## v56
==> flow/design.v <==
module sort_reg #(parameter DATA_WIDTH =8)(
    input logic clk,
    input logic rst,
    input logic clr,
    input logic GT_in,
    input logic [DATA_WIDTH-1:0] data_in,
    input logic [DATA_WIDTH-1:0] prev_data,
    input logic data_rdy,
    output logic [DATA_WIDTH-1:0] data_out,
    output logic GT
);
logic [DATA_WIDTH-1:0] data_out_d;
logic [DATA_WIDTH-1:0] data_out_q;
assign GT = (data_in >data_out_q);
assign data_out = data_out_q;
always_ff@(posedge clk or posedge rst)begin
    if(rst)begin
        data_out_q <= 'b0;
    end else if(clr) begin
        data_out_q <= 'b0;
    end else begin
        data_out_q <= data_out_d;
    end
end
always_comb begin
    if(data_rdy) begin
        if(GT && GT_in)begin
            data_out_d = prev_data;
        end else if(GT && !GT_in) begin
            data_out_d = data_in;
        end else begin
            data_out_d = data_out_q;
        end
    end else begin
        data_out_d = data_out_q;
    end
end
endmodule
module median_calc #(parameter POPSIZE = 100,DATA_WIDTH = 8)(
    input logic clk,
    input logic rst,
    input logic [DATA_WIDTH-1:0] data_in,
    input logic data_rdy,
    output [DATA_WIDTH-1:0] median,
    output data_vld
);
logic [DATA_WIDTH-1:0] data_out_array[POPSIZE:0];
logic GT_array[POPSIZE:0];
logic [$clog2(POPSIZE):0] counter_d;
logic [$clog2(POPSIZE):0] counter_q;
logic [DATA_WIDTH-1:0] median_d;
logic [DATA_WIDTH-1:0] median_q;
logic data_vld_q;
logic data_vld_d;
logic reg_rst;
logic [DATA_WIDTH-1:0] data_in_d;
logic [DATA_WIDTH-1:0] data_in_q;
logic data_rdy_d;
logic data_rdy_q;
logic reg_rst_d;
logic reg_rst_q;
assign reg_rst = reg_rst_q;
assign data_rdy_d = data_rdy;
assign data_in_d = data_in;
assign GT_array[POPSIZE] = 0;
assign data_vld = data_vld_q;
assign median = median_q;
genvar i;
generate
  for (i = 0; i < POPSIZE; i++) begin : instance_gen
    if (i == 0) begin
      sort_reg #(
        .DATA_WIDTH(DATA_WIDTH)
      ) instance_0 (
        .clk(clk),
        .rst(rst),
        .clr(reg_rst),
        .GT_in(1'b0),
        .data_in(data_in),
        .prev_data('b0),
        .data_out(data_out_array[0]),
        .GT(GT_array[0]),
        .data_rdy(data_rdy)
      );
    end else begin
      sort_reg #(
        .DATA_WIDTH(DATA_WIDTH)
      ) instance_i (
        .clk(clk),
        .rst(rst),
        .clr(reg_rst),
        .GT_in(GT_array[i-1]),  
        .data_in(data_in),
        .prev_data(data_out_array[i-1]),  
        .data_out(data_out_array[i]),
        .GT(GT_array[i]),
        .data_rdy(data_rdy)
      );
    end
  end
endgenerate
always_ff@(posedge clk or posedge rst)begin
    if(rst)begin
        counter_q <= 'b0;
        median_q <= 'b0;
        data_vld_q <= 'b0;
        data_in_q <= 'b0;
        data_rdy_q <='b0;
        reg_rst_q <= 'b0;
    end else begin
        data_in_q <=data_in_d;
        data_rdy_q <=data_rdy_d;
        counter_q <= counter_d;
        median_q <= median_d;
        data_vld_q <= data_vld_d;
        reg_rst_q <= reg_rst_d;
    end
end
always_comb begin
    reg_rst_d = 'b0;
        data_vld_d = 'b0;
        counter_d = counter_q;
        median_d = median_q;
        if (counter_q == POPSIZE) begin
            median_d = (POPSIZE % 2 == 0) ? data_out_array[POPSIZE/2 - 1] : data_out_array[POPSIZE/2];
            reg_rst_d = 'b1;
            data_vld_d = 'b1;
            counter_d = 'b0;
        end else if(counter_q == 0) begin
            reg_rst_d ='b0;
        end
        if (data_rdy) begin
            counter_d = counter_q + 1;
        end
    end
endmodule
export LEC_CHECK = 0
export ABC_AREA = 1
export CAP_MARGIN = 20
export CORE_ASPECT_RATIO = 0.92
export CORE_MARGIN = 2
export CORE_UTILIZATION = 72
export CTS_CLUSTER_DIAMETER = 400
export CTS_CLUSTER_SIZE = 98
export PLACE_DENSITY = 0.6
export SLEW_MARGIN = 20
create_clock -name core_clock -period 1.59 [get_ports {clk}]
run.sh (not shown) runs the stock make flow with config.mk's settings and CLKGATE_MAP_FILE=.
As the logs show, v56 stopped at 4_1_cts after a tool error, so it never reached the end of the flow.
--- input diff v56..v44 ---
Settings: CORE_ASPECT_RATIO removed (was 0.92); CORE_UTILIZATION changed from 72 to 40; CTS_CLUSTER_DIAMETER removed (was 400); CTS_CLUSTER_SIZE removed (was 98); ABC_AREA removed (was 1); the clock period (ns, I/O delays scaled along) changed from 1.59 to 3.5.
==> results <==
v44 was carried through to the last stage, and its layout satisfied the timing, DRC and antenna checks.
Across both runs, post-synthesis cell count from yosys was lower for v44 than for v56.
v56 -> v44: cell area after technology mapping decreased by a little under 10%
Diff v56 -> v44 | number of distinct library cells after synthesis | up by more than half
On half-perimeter wire length of the detailed placement result, the higher figure sits with v56, not v44.
Compared with v56, area of the chip in v44 increased by more than half.
Relative to v44, the following input files were edited for v14:
Settings: an added CTS_CLUSTER_DIAMETER of 56; a change of CORE_UTILIZATION from 40 to 67; a change of the clock period (ns, I/O delays scaled along) from 3.5 to 2.41.
==> results <==
v14 went all the way through synthesis, placement and routing and the layout is clean on timing, DRC and antenna.
v44 -> v14: fraction of standard cell area in multi-input logic flat
[compare] base=v44 new=v14: worst-case setup slack after placement now sits lower, cell total after placement now sits lower, post-route clock period utilization now sits higher, worst-case vdd ir drop now sits higher, final setup slack of the worst path now sits lower.
Number of non-clock buffers in the layout ended up about 140% higher on v14 than on v44.
Against v44, routed metal-1 wire length in v14 fell by a little under 10%.
Between v44 and v14, the flow reports instance area at placement increasing by a few percent.
The class of the worst hold path comes out input port to async pin in one run and input port to register in the other, namely in v44 and v14 respectively.
Global-route usage: v14 vs v44 up 15 points
In the flow results for v44 and v14, the total via count in the routed design is larger on v14.
Power is estimated from default activity; no workload was simulated.
